==> violet: inputs <==
## ascon
module ascon
(
    input  logic         clock,            
    input  logic         reset_n,          
    input  logic         i_sys_enable,     
    input  logic         i_start,          
    input  logic         i_data_valid,     
    input  logic [ 63:0] i_data,           
    input  logic [127:0] i_key,            
    input  logic [127:0] i_nonce,          
    output logic [ 63:0] o_cipher,         
    output logic [127:0] o_tag,            
    output logic         o_valid_cipher,   
    output logic         o_done,           
    output logic         o_ready           
);
export LEC_CHECK = 0
export CAP_MARGIN = 25
export CORE_MARGIN = 2
export CORE_UTILIZATION = 72
export CTS_CLUSTER_DIAMETER = 359
export CTS_CLUSTER_SIZE = 13
export PLACE_DENSITY_LB_ADDON = 0.27
export SETUP_SLACK_MARGIN = 0.59
export SLEW_MARGIN = 20
create_clock -name core_clock -period 4.08 [get_ports {clock}]
run.sh (not shown) runs the stock make flow with config.mk's settings and CLKGATE_MAP_FILE=.
==> indigo (differences from violet) <==
CAP_MARGIN = 20   (was 25)
CORE_UTILIZATION = 71   (was 72)
CTS_CLUSTER_DIAMETER = not set   (was 359)
CTS_CLUSTER_SIZE = not set   (was 13)
HOLD_SLACK_MARGIN = -0.09   (was not set)
MAX_ROUTING_LAYER = met4   (was not set)
PLACE_DENSITY_LB_ADDON = not set   (was 0.27)
SETUP_SLACK_MARGIN = 0.97   (was 0.59)
==> flow/constraint.sdc (replaced) <==
create_clock -name core_clock -period 3.26 [get_ports {clock}]
set_input_delay 0.6520 -clock core_clock [delete_from_list [all_inputs] [get_ports {clock}]]
set_output_delay 0.6520 -clock core_clock [all_outputs]
set_load 0.01 [all_outputs]
==> harbor (differences from violet) <==
CAP_MARGIN = 20   (was 25)
CORE_UTILIZATION = 71   (was 72)
CTS_CLUSTER_DIAMETER = not set   (was 359)
CTS_CLUSTER_SIZE = not set   (was 13)
MAX_ROUTING_LAYER = met4   (was not set)
PLACE_DENSITY_LB_ADDON = not set   (was 0.27)
SETUP_SLACK_MARGIN = not set   (was 0.59)
==> flow/constraint.sdc (replaced) <==
create_clock -name core_clock -period 3.8 [get_ports {clock}]
set_input_delay 0.7600 -clock core_clock [delete_from_list [all_inputs] [get_ports {clock}]]
set_output_delay 0.7600 -clock core_clock [all_outputs]
set_load 0.01 [all_outputs]
==> comparison table <==
FP Util: harbor 72.1%; violet 72.6%; indigo 72.1%
Setup slack of the critical path after layout: harbor -27.7 ps; violet 342 ps; indigo -
FF-to-FF Start: harbor ascon_fsm_inst.o_mux_select$_DFF_PN1_; violet ascon_fsm_inst.o_mux_select$_DFF_PN1_; indigo -
Number of antenna repair diodes: harbor 53; violet 28; indigo -
Clock buffers: harbor 85; violet 51; indigo -
Result of the run: harbor failed layout checks; violet complete, no violations; indigo aborted with a tool error
Last stage reached: harbor -; violet -; indigo global routing
Layout check failures: harbor negative setup slack; violet -; indigo -
Inverters: harbor 92; violet 92; indigo -
Maximum clock rate: harbor 261 MHz; violet 268 MHz; indigo -
Worst endpoint required time: harbor 4310 ps; violet 4640 ps; indigo -
Reg2Reg Depth: harbor 13; violet 13; indigo -
Biggest area consumer among cell classes: harbor multi-input combinational cells; violet multi-input combinational cells; indigo -
Routed vias/inst: harbor 7.12; violet 7.51; indigo -
Kind of critical path: harbor register to register; violet register to register; indigo -
Post-CTS Setup Bufs: harbor 0; violet 11; indigo 38

---

==> run a <==
Starting RTL as in the previous note.
// ascon
module ascon
(
    input  logic         clock,            
    input  logic         reset_n,          
    input  logic         i_sys_enable,     
    input  logic         i_start,          
    input  logic         i_data_valid,     
    input  logic [ 63:0] i_data,           
    input  logic [127:0] i_key,            
    input  logic [127:0] i_nonce,          
    output logic [ 63:0] o_cipher,         
    output logic [127:0] o_tag,            
    output logic         o_valid_cipher,   
    output logic         o_done,           
    output logic         o_ready           
);
clock: 10.0 ns
lec_check: 0
abc_area: 0
cap_margin: 20
cell_pad_in_sites_global_placement: 0
core_margin: 7
core_utilization: 27
hold_slack_margin: 0.18
max_routing_layer: met4
min_routing_layer: met2
place_density_lb_addon: 0.1
slew_margin: 20
==> inputs of run b, as changes to run a <==
CAP_MARGIN = 35   (was 20)
CELL_PAD_IN_SITES_GLOBAL_PLACEMENT = 1   (was 0)
CTS_CLUSTER_SIZE = 83   (was default)
HOLD_SLACK_MARGIN = default   (was 0.18)
MIN_ROUTING_LAYER = met1   (was met2)
SETUP_SLACK_MARGIN = 2.89   (was default)
==> inputs of run c, as changes to run a <==
ABC_AREA = 1   (was 0)
CELL_PAD_IN_SITES_GLOBAL_PLACEMENT = default   (was 0)
CORE_UTILIZATION = 58   (was 27)
HOLD_SLACK_MARGIN = default   (was 0.18)
MAX_ROUTING_LAYER = default   (was met4)
MIN_ROUTING_LAYER = default   (was met2)
PLACE_DENSITY_LB_ADDON = default   (was 0.1)
SETUP_SLACK_MARGIN = 0.81   (was default)
==> inputs of run d, as changes to run a <==
ABC_AREA = 1   (was 0)
CELL_PAD_IN_SITES_GLOBAL_PLACEMENT = default   (was 0)
CORE_MARGIN = 2   (was 7)
CORE_UTILIZATION = 70   (was 27)
CTS_CLUSTER_DIAMETER = 400   (was default)
CTS_CLUSTER_SIZE = 15   (was default)
HOLD_SLACK_MARGIN = default   (was 0.18)
MAX_ROUTING_LAYER = default   (was met4)
MIN_ROUTING_LAYER = default   (was met2)
PLACE_DENSITY_LB_ADDON = default   (was 0.1)
==> flow/constraint.sdc (replaced) <==
create_clock -name core_clock -period 3.45 [get_ports {clock}]
set_input_delay 0.6900 -clock core_clock [delete_from_list [all_inputs] [get_ports {clock}]]
set_output_delay 0.6900 -clock core_clock [all_outputs]
set_load 0.01 [all_outputs]
==> results <==
- Run b finished with timing, DRC and antenna clean. Run c went through all stages and came out clean. Run a ran to the end with no violations. Run d aborted during 5_1_grt, error GRT-0116.
- Via count: run b < run c < run a.
- The highest critical path depth belongs to run c, the lowest to run a.
- In run c the area after synthesis is smaller than in run a, by about 2.4%.
- The lowest cell count belongs to run b, the highest to run c.
- In run b the register-to-register slack is better than in run c, by 70 ps.
- In die size, run a is at 2.7 times the value of run d.
==> figures <==
Number of standard cells after synthesis: run d 8966; run b 5747; run c 8966; run a 5747
Status: run d did not finish; run b no timing/DRC/antenna violations; run c no timing/DRC/antenna violations; run a no timing/DRC/antenna violations
Stage where the flow stopped: run d 5_1_grt; run b -; run c -; run a -
Flop2flop setup slack: run d -; run b 4730 ps; run c 4660 ps; run a 3990 ps
Fraction of area in non-clock buffers: run d -; run b 10.98%; run c 9.485%; run a 10.41%
Highest routed layer: run d -; run b met4; run c met5; run a met4
Worst rel slew slack: run d -; run b 24.23%; run c 4.874%; run a 9.107%
GPL Wtd Cong: run d 1.352; run b 0.9596; run c 1.205; run a 1.067
Buffers excl. clock: run d -; run b 737; run c 566; run a 703
MaxCap Viol Count: run d -; run b 0; run c 0; run a 0
Max Fclk: run d -; run b 189.6 MHz; run c 187.2 MHz; run a 166.4 MHz
Capturing element of the worst setup path: run d -; run b permutation_inst.o_tag_reg[120]$_DFFE_PN0P_; run c permutation_inst.o_tag_reg[123]$_DFFE_PN0P_; run a permutation_inst.o_tag_reg[24]$_DFFE_PN0P_
Area share of fa/ha/maj cells after synthesis: run d 3.330%; run b 5.188%; run c 3.330%; run a 5.188%
Total DRC errors in the routed layout: run d -; run b 0; run c 0; run a 0

---

==> inputs of v13 <==
Starting RTL as in the previous note.
export LEC_CHECK = 0
export ABC_AREA = 0
export CAP_MARGIN = 35
export CELL_PAD_IN_SITES_GLOBAL_PLACEMENT = 1
export CORE_MARGIN = 7
export CORE_UTILIZATION = 47
export CTS_CLUSTER_SIZE = 83
export GPL_TIMING_DRIVEN = 0
export MAX_ROUTING_LAYER = met4
export MIN_ROUTING_LAYER = met2
export PLACE_DENSITY_LB_ADDON = 0.1
export SETUP_SLACK_MARGIN = 2.89
export SLEW_MARGIN = 20
create_clock -name core_clock -period 10.0 [get_ports {clock}]
==> inputs of v39, as changes to v13 <==
Settings changed: ABC_AREA 0 to 1, CAP_MARGIN 35 to 0, CELL_PAD_IN_SITES_GLOBAL_PLACEMENT 1 to not set, CORE_MARGIN 7 to 2, CORE_UTILIZATION 47 to 72, CTS_CLUSTER_DIAMETER set to 372, CTS_CLUSTER_SIZE 83 to 98, GPL_TIMING_DRIVEN 0 to not set, MAX_ROUTING_LAYER met4 to not set, MIN_ROUTING_LAYER met2 to not set, PLACE_DENSITY_LB_ADDON 0.1 to not set, SETUP_SLACK_MARGIN 2.89 to 2.15, TNS_END_PERCENT set to 5.
==> flow/constraint.sdc (replaced) <==
create_clock -name core_clock -period 7.21 [get_ports {clock}]
set_input_delay 1.4420 -clock core_clock [delete_from_list [all_inputs] [get_ports {clock}]]
set_output_delay 1.4420 -clock core_clock [all_outputs]
set_load 0.01 [all_outputs]
==> out/qor.yml <==
outcome:
  flow.stopped_at: "5_1_grt"
  status: "aborted with a tool error"
  error: "[ERROR GRT-0116] Global routing finished with congestion. Check the congestion regions in the DRC Viewer."
synth:
  synth.avg_cell_area_um2: 5.74
  ys_cells: 8966
  yosys.area_share.adder: 0.0333
  ys_sh_simple: 0.499
  synth_area_mm2: 0.0515
cts:
  cts_buffers: 9
global_route:
  grtUsageMet2: 0.890
placement:
  place_area_mm2: 0.0570
  gp_congestion: 1.32
floorplanning:
  die.size.x_um: 271
Source of the figures above: v39

==> out/qor.yml <==
outcome:
  flow.stopped_at: "5_1_grt"
  status: "aborted with a tool error"
  error: "[ERROR GRT-0116] Global routing finished with congestion. Check the congestion regions in the DRC Viewer."
placement:
  place_area_mm2: 0.0615
synth:
  synth_area_mm2: 0.0528
  synth.avg_cell_area_um2: 9.18
  ys_sh_simple: 0.134
cts:
  cts_buffers: 70
global_route:
  grtUsageMet2: 0.960
Source of the figures above: v13


---

==> branch lagoon <==
ascon again, from the RTL that the note above started with.
export LEC_CHECK = 0
export CAP_MARGIN = 15
export CELL_PAD_IN_SITES_DETAIL_PLACEMENT = 0
export CORE_MARGIN = 2
export CORE_UTILIZATION = 40
export GPL_ROUTABILITY_DRIVEN = 0
export MIN_ROUTING_LAYER = met2
export SLEW_MARGIN = 15
export TNS_END_PERCENT = 55
create_clock -name core_clock -period 10.4 [get_ports {clock}]
==> inputs of branch pepper, as changes to branch lagoon <==
--- a/flow/config.mk
+++ b/flow/config.mk
@@ -9,6 +9,7 @@
 export CELL_PAD_IN_SITES_DETAIL_PLACEMENT = 0
-export CORE_MARGIN = 2
+export CORE_ASPECT_RATIO = 1.96
+export CORE_MARGIN = 4
 export CORE_UTILIZATION = 40
 export GPL_ROUTABILITY_DRIVEN = 0
-export MIN_ROUTING_LAYER = met2
+export MIN_ROUTING_LAYER = met1
 export SLEW_MARGIN = 15
==> flow_summary.toml <==
# physical design summary
[run_status]
outcome = "no timing/DRC/antenna violations"

[die]
fp.dieH_um = 516.5
core_mm2 = 0.1310

[global_route]
grt_usage_pct = 36.38
That was branch pepper.
==> flow_summary.toml <==
# generated from flow reports
[die]
fp.dieH_um = 367.2
core_mm2 = 0.1311

[synthesis]
ys_chip_area_mm2 = 0.05277
synth_seq_share_pct = 25.47

[run_status]
outcome = "aborted with a tool error"
lastStage = "5_1_grt"
tool.error = "[ERROR GRT-0116] Global routing finished with congestion. Check the congestion regions in the DRC Viewer."

[global_route]
grt_usage_pct = 62.94
That was branch lagoon.

---

==> inputs of exp/juniper <==
Starting RTL as in the previous note.
## ascon
module ascon
(
    input  logic         clock,            
    input  logic         reset_n,          
    input  logic         i_sys_enable,     
    input  logic         i_start,          
    input  logic         i_data_valid,     
    input  logic [ 63:0] i_data,           
    input  logic [127:0] i_key,            
    input  logic [127:0] i_nonce,          
    output logic [ 63:0] o_cipher,         
    output logic [127:0] o_tag,            
    output logic         o_valid_cipher,   
    output logic         o_done,           
    output logic         o_ready           
);
make LEC_CHECK=0 ABC_AREA=1 CAP_MARGIN=20 CORE_MARGIN=2 CORE_UTILIZATION=72 CTS_CLUSTER_DIAMETER=207 CTS_CLUSTER_SIZE=100 SETUP_SLACK_MARGIN=0.32 SLEW_MARGIN=20 TNS_END_PERCENT=5 finish   # period 5.13 ns
==> exp/ember (differences from exp/juniper) <==
==> flow/config.mk (replaced) <==
export PLATFORM = sky130hd
export DESIGN_NAME = ascon
export DESIGN_NICKNAME = ascon
export VERILOG_FILES = /design/flow/design.v
export SDC_FILE = /design/flow/constraint.sdc
export NUM_CORES = 4
export LEC_CHECK = 0
export CAP_MARGIN = 20
export CORE_MARGIN = 2
export CORE_UTILIZATION = 40
export SLEW_MARGIN = 20
==> flow/constraint.sdc (replaced) <==
create_clock -name core_clock -period 5.45 [get_ports {clock}]
set_input_delay 1.0900 -clock core_clock [delete_from_list [all_inputs] [get_ports {clock}]]
set_output_delay 1.0900 -clock core_clock [all_outputs]
set_load 0.01 [all_outputs]
==> exp/tundra (differences from exp/juniper) <==
==> flow/config.mk (replaced) <==
export PLATFORM = sky130hd
export DESIGN_NAME = ascon
export DESIGN_NICKNAME = ascon
export VERILOG_FILES = /design/flow/design.v
export SDC_FILE = /design/flow/constraint.sdc
export NUM_CORES = 4
export LEC_CHECK = 0
export CAP_MARGIN = 20
export CORE_MARGIN = 2
export CORE_UTILIZATION = 53
export SLEW_MARGIN = 20
==> flow/constraint.sdc (replaced) <==
create_clock -name core_clock -period 5.85 [get_ports {clock}]
set_input_delay 1.1700 -clock core_clock [delete_from_list [all_inputs] [get_ports {clock}]]
set_output_delay 1.1700 -clock core_clock [all_outputs]
set_load 0.01 [all_outputs]
==> reports/results.txt <==
result of the run -> did not finish
last flow stage reached -> 5_1_grt
first error line in the log -> [ERROR GRT-0116] Global routing finished with congestion. Check the congestion regions in the DRC Viewer.
Floorplan Core Area -> 0.07112 sq mm
grt ovf -> 45
global router's overall resource usage -> 0.7445
AND/OR/NAND/NOR Cells, Area Fraction -> 0.4995
Cell Count Post-Placement -> 10.24k
yosys-reported design area after synthesis -> 0.05148 sq mm
met3 Track Usage GR -> 0.6030
top-area cell type share of the netlist area -> 0.3257
sequential fraction of the synthesis area -> 0.2611
die area -> 0.07365 sq mm
half-perimeter wire length after placement -> 212,300 microns
(the above is from exp/juniper)
==> reports/results.txt <==
result of the run -> finished clean
Cell Count Post-Placement -> 7,983
Floorplan Core Area -> 0.1311 sq mm
sequential fraction of the synthesis area -> 0.2547
met3 Track Usage GR -> 0.08399
AND/OR/NAND/NOR Cells, Area Fraction -> 0.1340
die area -> 0.1348 sq mm
top-area cell type share of the netlist area -> 0.2542
grt ovf -> 0
(the above is from exp/ember)
==> reports/results.txt <==
result of the run -> finished clean
global router's overall resource usage -> 0.4526
sequential fraction of the synthesis area -> 0.2547
yosys-reported design area after synthesis -> 0.05277 sq mm
grt ovf -> 0
half-perimeter wire length after placement -> 184,500 microns
Cell Count Post-Placement -> 7,387
met3 Track Usage GR -> 0.1356
Floorplan Core Area -> 0.09856 sq mm
(the above is from exp/tundra)

---

==> job 2606: inputs <==
Starting RTL as in the previous note.
// ascon
module ascon
(
    input  logic         clock,            
    input  logic         reset_n,          
    input  logic         i_sys_enable,     
    input  logic         i_start,          
    input  logic         i_data_valid,     
    input  logic [ 63:0] i_data,           
    input  logic [127:0] i_key,            
    input  logic [127:0] i_nonce,          
    output logic [ 63:0] o_cipher,         
    output logic [127:0] o_tag,            
    output logic         o_valid_cipher,   
    output logic         o_done,           
    output logic         o_ready           
);
make LEC_CHECK=0 CAP_MARGIN=20 CORE_MARGIN=2 CORE_UTILIZATION=72 CTS_CLUSTER_DIAMETER=28 CTS_CLUSTER_SIZE=13 PLACE_DENSITY_LB_ADDON=0.27 SETUP_SLACK_MARGIN=0.49 SLEW_MARGIN=20 finish   # period 4.08 ns
==> job 8038: changes against job 2606 <==
Settings changed: CTS_CLUSTER_DIAMETER 28 to unset, CTS_CLUSTER_SIZE 13 to 51, MAX_ROUTING_LAYER set to met4, PLACE_DENSITY_LB_ADDON 0.27 to unset, SETUP_SLACK_MARGIN 0.49 to 1.25.
==> flow/constraint.sdc (replaced) <==
create_clock -name core_clock -period 4.3 [get_ports {clock}]
set_input_delay 0.8600 -clock core_clock [delete_from_list [all_inputs] [get_ports {clock}]]
set_output_delay 0.8600 -clock core_clock [all_outputs]
set_load 0.01 [all_outputs]
==> job 9008: changes against job 2606 <==
Settings changed: CORE_UTILIZATION 72 to 40, CTS_CLUSTER_DIAMETER 28 to unset, CTS_CLUSTER_SIZE 13 to unset, PLACE_DENSITY_LB_ADDON 0.27 to unset, SETUP_SLACK_MARGIN 0.49 to unset.
==> flow/constraint.sdc (replaced) <==
create_clock -name core_clock -period 5.85 [get_ports {clock}]
set_input_delay 1.1700 -clock core_clock [delete_from_list [all_inputs] [get_ports {clock}]]
set_output_delay 1.1700 -clock core_clock [all_outputs]
set_load 0.01 [all_outputs]
==> flow_summary.json <==
{
  "clock-sinks": 537,
  "root_buffer": "clkbuf_16",
  "numCtsBuffers": 75,
  "grt_overflow_total": 0,
  "met1_usage": 0.498,
  "post_dp_cell_area_um2": 60500,
  "cts_max_path_buffers": 3,
  "status": "no timing/DRC/antenna violations",
  "use_met3": 0.0885
}
# the run above: job 9008

==> flow_summary.json <==
{
  "grt_overflow_total": 416,
  "post_dp_cell_area_um2": 61200,
  "clock-sinks": 537,
  "stop_error": "[ERROR GRT-0232] Routing congestion too high. Check the congestion heatmap in the GUI.",
  "status": "did not finish",
  "hold_buffers": 0,
  "cts_max_path_buffers": 3,
  "use_met3": 0.767,
  "ys_area_um2": 52800,
  "met1_usage": 0.864,
  "haltStage": "global routing",
  "numCtsBuffers": 150
}
# the run above: job 2606

==> flow_summary.json <==
{
  "syn_inst": 5747,
  "status": "did not finish",
  "area_leaders": "dfrtp_1 (25%), mux2i_1 (13%), xnor2_1 (9.5%)",
  "fp.dieH_um": 275,
  "synth-simple-area-share": 0.134,
  "haltStage": "clock tree synthesis",
  "ys_sh_mux": 0.151,
  "yosys_warnings": 5,
  "stop_error": "[ERROR DPL-0038] Utilization greater than 100%, impossible to legalize",
  "core_area_um2": 72700,
  "post_dp_cell_area_um2": 61100
}
# the run above: job 8038

